==> trial 4 <==
==> flow/design.v (excerpt) <==
module array_mult_top (
    input             clk,
    input      [15:0] a,
    input      [15:0] b,
    output reg [31:0] p
);
Settings: LEC_CHECK=0, CAP_MARGIN=20, CORE_MARGIN=2, CORE_UTILIZATION=72, CTS_CLUSTER_SIZE=32, PLACE_DENSITY_LB_ADDON=0.15, SETUP_SLACK_MARGIN=-1.61, SLEW_MARGIN=20; clock period 16.1 ns.
run.sh (not shown) runs the stock make flow with config.mk's settings and CLKGATE_MAP_FILE=.
==> trial 82 (differences from trial 4) <==
Settings changed: CORE_UTILIZATION 72 to 40, CTS_CLUSTER_SIZE 32 to unset, PLACE_DENSITY set to 0.6, PLACE_DENSITY_LB_ADDON 0.15 to unset, SETUP_SLACK_MARGIN -1.61 to unset.
==> flow/constraint.sdc (replaced) <==
create_clock -name core_clock -period 20.0 [get_ports {clk}]
set_input_delay 4.0000 -clock core_clock [delete_from_list [all_inputs] [get_ports {clk}]]
set_output_delay 4.0000 -clock core_clock [all_outputs]
set_load 0.01 [all_outputs]
==> notes <==
- Trial 4 reached the layout checks and failed them: negative setup slack. Trial 82 finished clean.
- Between trial 82 and trial 4, the lower worst setup slack is in trial 4 (gap 3.5 ns).
- Of trial 4 and trial 82, trial 4 has the higher routed wire length (gap about 30%, measured against trial 82).
- Between trial 82 and trial 4, the lower via count is in trial 82 (gap about 8%, measured against trial 4).
- Hold slack: trial 4 is better than trial 82 (0.066 ns).
- Of trial 82 and trial 4, trial 82 has the higher sequential share of layout area (gap 0.21 points).
- In synthesized area, trial 82 and trial 4 do not differ.
- In trial 4 the count of clock-buffer cells in the layout is lower than in trial 82, by 1.
- Sequential cell count is the same in trial 82 and trial 4.
==> figures <==
                                                       trial 82                   trial 4
Largest clock skew in the final design               0.00896 ns                0.00767 ns
Worst Tran Pin Value                                   0.509 ns                  0.604 ns
Post-CTS Setup Repair Bufs                                    0                         3
Final non-clock buffer share                              7.40%                     8.73%
Status                                 timing/DRC/antenna clean  finished with violations
Reasons for failing layout checks                             -      negative setup slack
Arrival time of data at the critical path endpoint     19.79 ns                  19.42 ns
Min setup slack post-route                             0.503 ns                  -3.02 ns
Area Overhead vs Synth                                    15.7%                     17.4%
Vert. Die Dim                                            147 µm                    110 µm
CP max FO                                                     7                         2
Chip area                                            21,500 µm²                12,200 µm²
Critical path depth                                          55                        49
Combinational share of cell area                          68.6%                     69.3%
Non-filler instance count after layout                    1,005                       888
F_max                                                  51.3 MHz                  52.3 MHz
Number of logged tool warnings                               27                        29
Cell count after placement                                  989                       870

========
==> inputs of 04-05 <==
Starting RTL as in the previous note.
clock: 9.2 ns
lec_check: 0
cap_margin: 5
core_margin: 2
core_utilization: 70
cts_cluster_diameter: 380
cts_cluster_size: 15
hold_slack_margin: 0.29
setup_slack_margin: -0.56
slew_margin: 20
==> inputs of 05-08, as changes to 04-05 <==
==> flow/config.mk (replaced) <==
export PLATFORM = sky130hd
export DESIGN_NAME = array_mult_top
export DESIGN_NICKNAME = array_mult_top
export VERILOG_FILES = /design/flow/design.v
export SDC_FILE = /design/flow/constraint.sdc
export NUM_CORES = 4
export LEC_CHECK = 0
export ABC_AREA = 0
export CAP_MARGIN = 20
export CORE_MARGIN = 2
export CORE_UTILIZATION = 72
export CTS_CLUSTER_DIAMETER = 115
export CTS_CLUSTER_SIZE = 50
export PLACE_DENSITY_LB_ADDON = 0.07
export SLEW_MARGIN = 20
==> flow/constraint.sdc (replaced) <==
create_clock -name core_clock -period 16.8 [get_ports {clk}]
set_input_delay 3.3600 -clock core_clock [delete_from_list [all_inputs] [get_ports {clk}]]
set_output_delay 3.3600 -clock core_clock [all_outputs]
set_load 0.01 [all_outputs]
==> results <==
04-05 reached the layout checks and failed them: setup timing. 05-08 finished but fails on setup timing. Wire length: 05-08 is larger than 04-05 (2.9%). Of 04-05 and 05-08, 04-05 has the higher count of clock-buffer cells in the layout (gap 1). Against 05-08, the worst hold slack of 04-05 is better by 0.023 ns. Critical path depth: 05-08 is higher than 04-05 (2). In 05-08 the utilization is higher than in 04-05, by 2.0 points. Via count: 04-05 is lower than 05-08 (0.55%). Of 04-05 and 05-08, 04-05 has the higher first-iteration DRC count (gap about 0.7%, measured against 05-08). In 05-08 the cell count is lower than in 04-05, by 1.6%.

========
==> inputs of run P <==
==> flow/design.v <==
`timescale 1ns/1ps
module array_mult_top (
    input             clk,
    input      [15:0] a,
    input      [15:0] b,
    output reg [31:0] p
);
    reg  [15:0] a_q, b_q;
    wire [31:0] prod;
    array_multiplier u_mult (
        .in_A(a_q),
        .in_B(b_q),
        .prod_out(prod)
    );
    always @(posedge clk) begin
        a_q <= a;
        b_q <= b;
        p   <= prod;
    end
endmodule

`timescale 1ns/1ps
module array_multiplier (
    input  [15:0] in_A,
    input  [15:0] in_B,
    output [31:0] prod_out
);
    wire [15:0] pp [15:0];   
    genvar i, j;
    generate
        for (i = 0; i < 16; i = i + 1) begin : GEN_PP_ROW
            for (j = 0; j < 16; j = j + 1) begin : GEN_PP_COL
                assign pp[i][j] = in_A[j] & in_B[i];
            end
        end
    endgenerate
    wire [31:0] row_sum [15:0];
    wire [31:0] row_carry [15:0];
    assign row_sum[0]   = {16'b0, pp[0]};
    assign row_carry[0] = 32'b0;
    genvar r;
    generate
        for (r = 1; r < 16; r = r + 1) begin : ADDER_ROWS
            wire [31:0] shifted_pp = { {16 - r{1'b0}}, pp[r], {r{1'b0}} };
            adder32 ADD_STAGE (
                .in_a(row_sum[r-1]),
                .in_b(shifted_pp),
                .cin(1'b0),
                .sum(row_sum[r]),
                .cout(row_carry[r])
            );
        end
    endgenerate
    assign prod_out = row_sum[15];
endmodule
module adder32 (
    input  [31:0] in_a,
    input  [31:0] in_b,
    input         cin,
    output [31:0] sum,
    output        cout
);
    wire [31:0] carry;
    genvar k;
    full_adder FA0 (.a(in_a[0]), .b(in_b[0]), .cin(cin), .sum(sum[0]), .cout(carry[0]));
    generate
        for (k = 1; k < 32; k = k + 1) begin : FA_CHAIN
            full_adder FAi (.a(in_a[k]), .b(in_b[k]), .cin(carry[k-1]), .sum(sum[k]), .cout(carry[k]));
        end
    endgenerate
    assign cout = carry[31];
endmodule
module full_adder (
    input  a,
    input  b,
    input  cin,
    output sum,
    output cout
);
    assign sum  = a ^ b ^ cin;
    assign cout = (a & b) | (b & cin) | (a & cin);
endmodule
==> flow/run.sh <==
#!/bin/bash
# the make line also repeats each setting of config.mk as NAME=value (left out here)
make -C /OpenROAD-flow-scripts/flow DESIGN_CONFIG=/design/flow/config.mk WORK_HOME=/design/flow/orfs CLKGATE_MAP_FILE= finish
==> flow/config.mk <==
export PLATFORM = sky130hd
export DESIGN_NAME = array_mult_top
export DESIGN_NICKNAME = array_mult_top
export VERILOG_FILES = /design/flow/design.v
export SDC_FILE = /design/flow/constraint.sdc
export NUM_CORES = 4
export LEC_CHECK = 0
export CAP_MARGIN = 25
export CORE_MARGIN = 2
export CORE_UTILIZATION = 72
export CTS_CLUSTER_SIZE = 25
export GPL_ROUTABILITY_DRIVEN = 1
export GPL_TIMING_DRIVEN = 1
export MIN_ROUTING_LAYER = met1
export PLACE_DENSITY_LB_ADDON = 0.18
export SETUP_SLACK_MARGIN = 2.47
export SLEW_MARGIN = 15
export TNS_END_PERCENT = 95
==> flow/constraint.sdc <==
create_clock -name core_clock -period 16.4 [get_ports {clk}]
set_input_delay 3.2800 -clock core_clock [delete_from_list [all_inputs] [get_ports {clk}]]
set_output_delay 3.2800 -clock core_clock [all_outputs]
set_load 0.01 [all_outputs]
==> run D: changes against run P <==
- CAP_MARGIN: 25 -> 20
- CTS_CLUSTER_SIZE: 25 -> default
- GPL_ROUTABILITY_DRIVEN: 1 -> default
- GPL_TIMING_DRIVEN: 1 -> default
- MIN_ROUTING_LAYER: met1 -> default
- PLACE_DENSITY_LB_ADDON: 0.18 -> 0.06
- SETUP_SLACK_MARGIN: 2.47 -> 2.75
- SLEW_MARGIN: 15 -> 20
- TNS_END_PERCENT: 95 -> 5
==> flow/constraint.sdc (replaced) <==
create_clock -name core_clock -period 19.7 [get_ports {clk}]
set_input_delay 3.9400 -clock core_clock [delete_from_list [all_inputs] [get_ports {clk}]]
set_output_delay 3.9400 -clock core_clock [all_outputs]
set_load 0.01 [all_outputs]
==> run M: changes against run P <==
- ABC_AREA: default -> 1
- CAP_MARGIN: 25 -> 20
- CTS_CLUSTER_SIZE: 25 -> 10
- GPL_ROUTABILITY_DRIVEN: 1 -> default
- GPL_TIMING_DRIVEN: 1 -> default
- MIN_ROUTING_LAYER: met1 -> default
- PLACE_DENSITY: default -> 0.38
- PLACE_DENSITY_LB_ADDON: 0.18 -> default
- SETUP_SLACK_MARGIN: 2.47 -> 2.58
- SLEW_MARGIN: 15 -> 20
- TNS_END_PERCENT: 95 -> 20
==> flow/constraint.sdc (replaced) <==
create_clock -name core_clock -period 10.9 [get_ports {clk}]
set_input_delay 2.1800 -clock core_clock [delete_from_list [all_inputs] [get_ports {clk}]]
set_output_delay 2.1800 -clock core_clock [all_outputs]
set_load 0.01 [all_outputs]
==> run H: changes against run P <==
- CAP_MARGIN: 25 -> 20
- CORE_UTILIZATION: 72 -> 40
- CTS_CLUSTER_SIZE: 25 -> default
- GPL_ROUTABILITY_DRIVEN: 1 -> default
- GPL_TIMING_DRIVEN: 1 -> default
- MIN_ROUTING_LAYER: met1 -> default
- PLACE_DENSITY: default -> 0.6
- PLACE_DENSITY_LB_ADDON: 0.18 -> default
- SETUP_SLACK_MARGIN: 2.47 -> default
- SLEW_MARGIN: 15 -> 20
- TNS_END_PERCENT: 95 -> default
==> flow/constraint.sdc (replaced) <==
create_clock -name core_clock -period 20.4 [get_ports {clk}]
set_input_delay 4.0800 -clock core_clock [delete_from_list [all_inputs] [get_ports {clk}]]
set_output_delay 4.0800 -clock core_clock [all_outputs]
set_load 0.01 [all_outputs]
==> results.txt <==
Item: results of the latest flow run.

- The flow ran to the end, but the layout failed its checks.
- The count of buffers added by post-CTS timing repair for setup is 3.
- The final layout contains routed wiring with a total length of between 15000 and 20000 um.
- The total setup violations reported at the end of the flow is 8.
- In this run the layout check failures are negative setup slack.
- Across all setup checks in the final design, the least slack found is -2.555 ns.
- The sequential cell area share is between 10% and 20%.
- After detailed routing, the average wire length per cell comes to between 15 and 20 um.
# the run above: run P

==> results.txt <==
Item: results of the latest flow run.

- Registers represent a cell area share of a little over an eighth.
- The met2 routed wirelength is ~9200 um.
- In the post-route report, total wirelength is listed as roughly 15000 um.
- The final estimated routing congestion in global placement is ~0.75.
- Per the detail_route report, routed wire per instance is about 17 um.
- The smallest setup slack after layout is about 0.38 ns.
- The run finished with no timing, DRC or antenna violations.
- All stages included, the depth of the critical timing path comes to slightly above 50.
# the run above: run D

==> results.txt <==
Item: results of the latest flow run.

- The detailed router reported a total wirelength of 15590 um.
- The sequential cell area share is 12.79%.
- The number of placement rows is approximately 40.
- The number of antenna repair diodes is 0.
- The count of buffers added by post-CTS timing repair for setup is 0.
- The smallest setup slack after layout is -7.907 ns.
- For reference, compound AND-OR and OR-AND cells occupy 0% of the area reported after synthesis.
- The average wire length per cell after detail routing is about 14 um.
- The run finished, with violations left.
- Grouping non-sequential cells by family puts the most area in adder cells.
- The end of the worst register-to-register path is p[30]$_DFF_P_.
- The total setup violations reported at the end of the flow is 19.
- In this run the layout check failures are negative setup slack.
- The sink count of the clock tree is roughly 64.
- The instance area after placement is 0.009637 mm^2.
# the run above: run M

==> results.txt <==
Item: results of the latest flow run.

- Sequential cells make up 13.97% of the cell area.
- The count of buffers added by post-CTS timing repair for setup is 0.
- The final layout report lists a non-clock inverter count of 88.
- The number of levels the H-tree was split into is 3.
- The worst path meets setup with ~0.68 ns of slack.
- The routed design shows a wire length per standard cell of about 11 um.
- Max-cap violations in this run came to 0.
- sky130_fd_sc_hd__fa_1 takes more of the synthesized area than any other cell.
- The routed design shows a via density per instance of roughly 4.4.
- Per the layout area report, the combinational gate area comes to around 0.0063 mm^2.
- The total setup violations reported at the end of the flow is 0.
- The launch point of the worst register-to-register path is recorded as b_q[0]$_DFF_P_.
- For flop-to-flop paths, the worst setup slack is a little under 0.7 ns.
- The flow ran to the end and the layout has no timing, DRC or antenna violations.
- Wires add up to about 11000 um.
# the run above: run H

